==> flow/design.v <==
module DOUBLY_PIPELINE(clk,xi,yi,r,ang,xf,yf);
input signed[15:0] xi,yi;
input clk;
output reg signed [15:0] r,ang;
output reg signed [15:0] xf,yf;
 wire signed [15:0] ri,angi;
 wire  signed [15:0] xfi,yfi;
wire  signed [15:0] g1,g2,g3,g4,g5,g6,g7,g8;
ROTATING x1(clk,xi,yi,g1,g2,g3,g4,g5,g6,g7,g8,xfi,yfi);     
VECTORING x2(clk,xi,yi,g1,g2,g3,g4,g5,g6,g7,g8,ri,angi);  
always @(*)
begin 
xf<=xfi;
yf<=yfi;  
r<=ri;
ang<=angi;
end
endmodule
module ROTATING(clk,xi,yi,a1,a2,a3,a4,a5,a6,a7,a8,xf,yf);
input signed[15:0] xi,yi;
input   signed [15:0] a1,a2,a3,a4,a5,a6,a7,a8;
input clk;
output reg  signed [15:0] xf,yf;
reg  signed [15:0] x1,x2,x3,x4,x5,x6,x7,x8;
reg  signed [15:0] y1,y2,y3,y4,y5,y6,y7,y8;
wire signed [15:0] angle45,angle26,angle14,angle7,angle3_5,angle1_79,angle0_89,angle0_44;
reg  signed [15:0] angle_i [8:0];  
wire signed [15:0] s = 16'd607;
assign angle45 = 16'd4500;
assign angle26 = 16'd2657;
assign angle14 = 16'd1404;
assign angle7 = 16'd713;
assign angle3_5 = 16'd358;
assign angle1_79 = 16'd179;
assign angle0_89 = 16'd89;
assign angle0_44 = 16'd44;
always @(posedge clk)
begin  
    angle_i[0] <= angle45 ;
	    x1<= xi + yi;   
		y1<= yi - xi;
	   if (angle_i[0] > a2)
		begin 
		x2<= x1 - (y1>>>1);  
		y2<= y1 + (x1>>>1); 
		angle_i[1] <= angle_i[0] - angle26 ; 
		end 
	   else
		begin 
		x2<= x1+(y1>>>1); 
		y2<= y1-(x1>>>1);
	    angle_i[1] <= angle_i[0] + angle26 ;  
	   end
	 if (angle_i[1] > a3)
	    begin 
		 angle_i[2] <= angle_i[1] - angle14 ;  
		  x3<= x2 - (y2>>>2); 
		  y3<= y2 +(x2>>>2);
		end 
		else 
		begin 
	      angle_i[2] <= angle_i[1] + angle14 ;  
		  x3<= x2+(y2>>>2); 
		  y3<= y2-(x2>>>2);
		end 
	if (angle_i[2] > a4)
	    begin 
		  angle_i[3] <= angle_i[2] - angle7 ;  
		  x4<= x3 - (y3>>>3); 
		  y4<= y3 +(x3>>>3);
		 end 
		else 
		begin 
	     angle_i[3] <= angle_i[2] + angle7 ;  
		  x4<= x3+(y3>>>3); 
		  y4<= y3-(x3>>>3);
		end 
		if (angle_i[3] > a5)
	    begin 
			angle_i[4] <= angle_i[3] - angle3_5 ;  
			x5<= x4 - (y4>>>4); 
			y5<= y4 + (x4>>>4);
		 end 
		else 
		begin
			angle_i[4] <= angle_i[3] + angle3_5 ;  
			x5<= x4+(y4>>>4); 
			y5<= y4-(x4>>>4);
		end 
	   if (angle_i[4] > a6)
	    begin 
			angle_i[5] <= angle_i[4] - angle1_79 ;  
			x6<= x5 - (y5>>>5); 
			y6<= y5 +(x5>>>5);
		end
		else 
		begin 
	       angle_i[5] <= angle_i[4] + angle1_79 ;  
		   x6<= x5+(y5>>>5); 
		   y6<= y5-(x5>>>5);
		end 
		if (angle_i[5] > a7)
	    begin 
			angle_i[6] <= angle_i[5] - angle0_89 ;  
			x7<= x6 - (y6>>>6); 
			y7<= y6 +(x6>>>6);
		end
		else 
		begin 
			angle_i[6] <= angle_i[5] + angle0_89;  
			x7<= x6+(y6>>>6); 
			y7<= y6-(x6>>>6);
		end 
		if (angle_i[6] > a8)
	     begin 
			angle_i[7] <= angle_i[6] - angle0_44 ;  
			x8<= x7 - (y7>>>7); 
			y8<= y7 +(x7>>>7);
		 end 
		 else 
         begin 	     
			angle_i[7] <= angle_i[6] + angle0_44 ;  
			x8<= x7+(y7>>>7); 
			y8<= y7-(x7>>>7);
		 end  
      xf <=  (s*x8)/1000 ;
      yf <=  (s*y8)/1000 ;	  
end 
endmodule
module VECTORING(clk,a0,b0,ang1,ang2,ang3,ang4,ang5,ang6,ang7,ang8,r,ang);
input signed[15:0]a0,b0;
input clk;
  output reg signed [15:0]r,ang;  
  output reg signed[15:0] ang1,ang2,ang3,ang4,ang5,ang6,ang7,ang8;  
  reg signed [15:0] a1,a2,a3,a4,a5,a6,a7,a8;
  reg signed [15:0] b1,b2,b3,b4,b5,b6,b7,b8;
  reg signed[15:0] angle_x1,angle_x2,angle_x3,angle_x4,angle_x5,angle_x6,angle_x7,angle_x8;
wire signed [15:0] v = 16'd0607;
wire [15:0] angle_c0 = 16'd4500;
wire [15:0] angle_c1 = 16'd2657;
wire [15:0] angle_c2 = 16'd1404;
wire [15:0] angle_c3 = 16'd713;
wire [15:0] angle_c4 = 16'd358;
wire [15:0] angle_c5 = 16'd179;
wire [15:0] angle_c6 = 16'd089;
wire [15:0] angle_c7 = 16'd044; 
  always @ (posedge clk)
   begin
      a1<=a0+b0;
      b1<=b0-a0;
      angle_x1 <= angle_c0;
	  ang1 <= angle_x1;
    if(b1 < 0)  
   begin
      a2<= a1 - (b1>>>1);
      b2<= b1 + (a1>>>1);
     angle_x2<=angle_x1-angle_c1;
	   ang2<= angle_x2;
     end
    else
   begin
      a2<=a1+(b1>>>1);
      b2<=b1-(a1>>>1);
      angle_x2<=angle_x1+angle_c1;
	  ang2<= angle_x2;
    end
     if(b2<0)
	begin
     a3<=a2-(b2>>>2);
     b3<=b2+(a2>>>2);
     angle_x3<=angle_x2-angle_c2;
	  ang3<= angle_x3;
     end
  	else
  	begin
      a3<=a2+(b2>>>2);
      b3<=b2-(a2>>>2);
      angle_x3<=angle_x2+angle_c2;
	  ang3<= angle_x3;
	end
     if(b3<0)
	begin
     a4<=a3-(b3>>>3);
     b4<=b3+(a3>>>3);
     angle_x4<=angle_x3-angle_c3;
	 ang4<=angle_x4;
     end
  	else
  	begin
      a4<=a3+(b3>>>3);
      b4<=b3-(a3>>>3);
     angle_x4<=angle_x3+angle_c3;
	 ang4<=angle_x4;
	end
     if(b4<0)
	begin
     a5<=a4-(b4>>>4);
     b5<=b4+(a4>>>4);
      angle_x5<=angle_x4-angle_c4;
	   ang5<=angle_x5;
     end
  	else
  	begin
      a5<=a4+(b4>>>4);
      b5<=b4-(a4>>>4);
      angle_x5<=angle_x4+angle_c4;
	   ang5<=angle_x5;
	end
     if(b5<0)
	begin
     a6<=a5-(b5>>>5);
     b6<=b5+(a5>>>5);
    angle_x6<=angle_x5-angle_c5;
	 ang6<=angle_x6;
     end
  	else
  	begin
      a6<=a5+(b5>>>5);
      b6<=b5-(a5>>>5);
      angle_x6<=angle_x5+angle_c5;
	  ang6<=angle_x6;
	end
     if(b6<0)
	begin
     a7<=a6-(b6>>>6);
     b7<=b6+(a6>>>6);
     angle_x7<=angle_x6-angle_c6;
	 ang7<=angle_x7;
     end
  	else
  	begin
     a7<=a6+(b6>>>6);
     b7<=b6-(a6>>>6);
      angle_x7<=angle_x6+angle_c6;
	  ang7<=angle_x7;
 	 end
     if(b7<0)
	begin
      a8<=a7-(b7>>>7);
      b8<=b7+(a7>>>7);
      angle_x8<=angle_x7-angle_c7;
	  ang8<=angle_x8;
     end
  	else
      begin
      a8<=a7+(b7>>>7);
      b8<=b7-(a7>>>7);
       angle_x8<=angle_x7-angle_c7;
	   ang8<=angle_x8;
     end
r<=v*a8/1000;
ang<=angle_x8;
end
endmodule
export LEC_CHECK = 0
export CAP_MARGIN = 20
export CORE_ASPECT_RATIO = 1.62
export CORE_MARGIN = 2
export CORE_UTILIZATION = 72
export SLEW_MARGIN = 20
export TNS_END_PERCENT = 5
create_clock -name core_clock -period 16.9 [get_ports {clk}]
run.sh (not shown) runs the stock make flow with config.mk's settings and CLKGATE_MAP_FILE=.
The starting point never finished: it broke off in 5_1_grt, error GRT-0232.
Next try:
--- a/flow/config.mk
+++ b/flow/config.mk
@@ -7,0 +8 @@
+export ABC_AREA = 1
@@ -9 +9,0 @@
-export CORE_ASPECT_RATIO = 1.62
@@ -11 +11,6 @@
-export CORE_UTILIZATION = 72
+export CORE_UTILIZATION = 51
+export CTS_CLUSTER_DIAMETER = 260
+export GPL_TIMING_DRIVEN = 0
+export MAX_ROUTING_LAYER = met5
+export PLACE_DENSITY_LB_ADDON = 0.01
+export SETUP_SLACK_MARGIN = 1.84
@@ -13 +17,0 @@
-export TNS_END_PERCENT = 5
==> flow/constraint.sdc (replaced) <==
create_clock -name core_clock -period 20.3 [get_ports {clk}]
set_input_delay 4.0600 -clock core_clock [delete_from_list [all_inputs] [get_ports {clk}]]
set_output_delay 4.0600 -clock core_clock [all_outputs]
set_load 0.01 [all_outputs]
Outcome: With this change the flow completed with no timing, DRC or antenna violations. Synthesized area fell by 2.8%. Die area went up by 37%. Synthesized cell count increases by 11%.
Next try:
--- a/flow/config.mk
+++ b/flow/config.mk
@@ -9 +9 @@
-export CAP_MARGIN = 20
+export CAP_MARGIN = 35
@@ -11,6 +11,5 @@
-export CORE_UTILIZATION = 51
-export CTS_CLUSTER_DIAMETER = 260
-export GPL_TIMING_DRIVEN = 0
-export MAX_ROUTING_LAYER = met5
-export PLACE_DENSITY_LB_ADDON = 0.01
-export SETUP_SLACK_MARGIN = 1.84
+export CORE_UTILIZATION = 71
+export CTS_CLUSTER_DIAMETER = 221
+export CTS_CLUSTER_SIZE = 16
+export GPL_ROUTABILITY_DRIVEN = 0
+export GPL_TIMING_DRIVEN = 1
==> flow/constraint.sdc (replaced) <==
create_clock -name core_clock -period 15.0 [get_ports {clk}]
set_input_delay 3.0000 -clock core_clock [delete_from_list [all_inputs] [get_ports {clk}]]
set_output_delay 3.0000 -clock core_clock [all_outputs]
set_load 0.01 [all_outputs]
=>
- The new run ran to the end with violations: setup timing
- worst hold slack improved by 0.017 ns
- cell count goes down by 2.9%
- non-clock buffer count goes up by 273
- worst setup slack got worse by 4.3 ns
- critical path depth goes up by 6
- clock skew goes down by 0.0082 ns
- core utilization goes up by 28 points
Next try:
--- a/flow/config.mk
+++ b/flow/config.mk
@@ -8,2 +8 @@
-export ABC_AREA = 1
-export CAP_MARGIN = 35
+export CAP_MARGIN = 20
@@ -11,5 +10 @@
-export CORE_UTILIZATION = 71
-export CTS_CLUSTER_DIAMETER = 221
-export CTS_CLUSTER_SIZE = 16
-export GPL_ROUTABILITY_DRIVEN = 0
-export GPL_TIMING_DRIVEN = 1
+export CORE_UTILIZATION = 40
==> flow/constraint.sdc (replaced) <==
create_clock -name core_clock -period 25.0 [get_ports {clk}]
set_input_delay 5.0000 -clock core_clock [delete_from_list [all_inputs] [get_ports {clk}]]
set_output_delay 5.0000 -clock core_clock [all_outputs]
set_load 0.01 [all_outputs]
This time the run ran to the end with no violations.
Design area is lower by 3.4%.
Global-route usage fell by 11 points.
